sierra:
==> flow/design.v (excerpt) <==
module PPU (
    input clk,
    input rst,
    input i_en,
    input [32-1:0] data_in,
    input [11:0] scaling_factor,
    output logic[6:0] data_out,
    output logic valid,
    output logic [31:0] data_in_out
);
Size in the first run: about 4500 cells after synthesis, roughly 87 I/O pins, about 28000 um^2 of cells after synthesis.
==> flow/config.mk <==
export PLATFORM = sky130hd
export DESIGN_NAME = PPU
export DESIGN_NICKNAME = PPU
export VERILOG_FILES = /design/flow/design.v
export SDC_FILE = /design/flow/constraint.sdc
export NUM_CORES = 4
export LEC_CHECK = 0
export ABC_AREA = 1
export CAP_MARGIN = 20
export CORE_MARGIN = 2
export CORE_UTILIZATION = 62
export CTS_CLUSTER_DIAMETER = 168
export CTS_CLUSTER_SIZE = 99
export SLEW_MARGIN = 20
export TNS_END_PERCENT = 10
==> flow/constraint.sdc <==
create_clock -name core_clock -period 59.1 [get_ports {clk}]
set_input_delay 11.8200 -clock core_clock [delete_from_list [all_inputs] [get_ports {clk}]]
set_output_delay 11.8200 -clock core_clock [all_outputs]
set_load 0.01 [all_outputs]
run.sh (not shown) runs the stock make flow with config.mk's settings and CLKGATE_MAP_FILE=.
sierra did not run to completion, as it errored out during clock tree synthesis.
Input-level comparison between willow and sierra:
# sierra
export LEC_CHECK = 0
export ABC_AREA = 1
export CAP_MARGIN = 20
export CORE_MARGIN = 2
export CORE_UTILIZATION = 62
export CTS_CLUSTER_DIAMETER = 168
export CTS_CLUSTER_SIZE = 99
export SLEW_MARGIN = 20
export TNS_END_PERCENT = 10
create_clock -name core_clock -period 59.1 [get_ports {clk}]
# willow
export LEC_CHECK = 0
export ABC_AREA = 1
export CAP_MARGIN = 20
export CORE_MARGIN = 2
export CORE_UTILIZATION = 68
export CTS_CLUSTER_SIZE = 15
export MAX_ROUTING_LAYER = met4
export SLEW_MARGIN = 20
create_clock -name core_clock -period 70.9 [get_ports {clk}]
willow did not run to completion, as it errored out during detailed placement.
Delta (willow minus sierra): height of the chip lost 4.4%, die area lost about 9%, die width lost 4.4%.
[inputs] lagoon vs willow
# willow
export LEC_CHECK = 0
export ABC_AREA = 1
export CAP_MARGIN = 20
export CORE_MARGIN = 2
export CORE_UTILIZATION = 68
export CTS_CLUSTER_SIZE = 15
export MAX_ROUTING_LAYER = met4
export SLEW_MARGIN = 20
create_clock -name core_clock -period 70.9 [get_ports {clk}]
# lagoon
export LEC_CHECK = 0
export CAP_MARGIN = 20
export CORE_MARGIN = 2
export CORE_UTILIZATION = 65
export CTS_CLUSTER_DIAMETER = 30
export MAX_ROUTING_LAYER = met4
export SLEW_MARGIN = 20
export TNS_END_PERCENT = 5
create_clock -name core_clock -period 98.5 [get_ports {clk}]
Notes after the runs:
- Stage in which a tool error killed lagoon: global routing.
- Number of rows in the core area is lower on lagoon
- Taking willow as the reference, in lagoon yosys stat cell total -1126, width of the die lost 5.6%, core footprint -about 11%, post-synthesis instance area decreased 15%.
Modified inputs, xenon compared to lagoon
# lagoon
export LEC_CHECK = 0
export CAP_MARGIN = 20
export CORE_MARGIN = 2
export CORE_UTILIZATION = 65
export CTS_CLUSTER_DIAMETER = 30
export MAX_ROUTING_LAYER = met4
export SLEW_MARGIN = 20
export TNS_END_PERCENT = 5
create_clock -name core_clock -period 98.5 [get_ports {clk}]
# xenon
export LEC_CHECK = 0
export ABC_AREA = 1
export CAP_MARGIN = 20
export CORE_MARGIN = 2
export CORE_UTILIZATION = 72
export CTS_CLUSTER_SIZE = 15
export MAX_ROUTING_LAYER = met4
export PLACE_DENSITY = 0.35
export SLEW_MARGIN = 20
export TNS_END_PERCENT = 5
create_clock -name core_clock -period 70.9 [get_ports {clk}]
==> results <==
Between lagoon and xenon, die extent in x increased. In xenon relative to lagoon, yosys cell count had gone up by more than a quarter. detailed placement: xenon exited with error. The area after synthesis number comes out lower for lagoon vs xenon. For yosys stat chip area, dividing the value from lagoon by the value from xenon gives 0.849. In the tables for xenon and lagoon, initial core utilization reads higher with xenon. Per the comparison of xenon with lagoon, average cell area after synthesis lost 0.84 um^2, and-or/or-and share of the synthesized area went down.
For ember, these inputs were changed with respect to xenon:
# xenon
export LEC_CHECK = 0
export ABC_AREA = 1
export CAP_MARGIN = 20
export CORE_MARGIN = 2
export CORE_UTILIZATION = 72
export CTS_CLUSTER_SIZE = 15
export MAX_ROUTING_LAYER = met4
export PLACE_DENSITY = 0.35
export SLEW_MARGIN = 20
export TNS_END_PERCENT = 5
create_clock -name core_clock -period 70.9 [get_ports {clk}]
# ember
export LEC_CHECK = 0
export CAP_MARGIN = 20
export CORE_MARGIN = 2
export CORE_UTILIZATION = 40
export SLEW_MARGIN = 20
create_clock -name core_clock -period 115.0 [get_ports {clk}]
Notes after the runs:
ember finished all stages; the layout is clean.
Against xenon, area after synthesis in ember fell by more than 10%.
Taking xenon as the reference, in ember cell count after synthesis decreased 1126, adder-cell share of the synthesized area up 2.7 points.
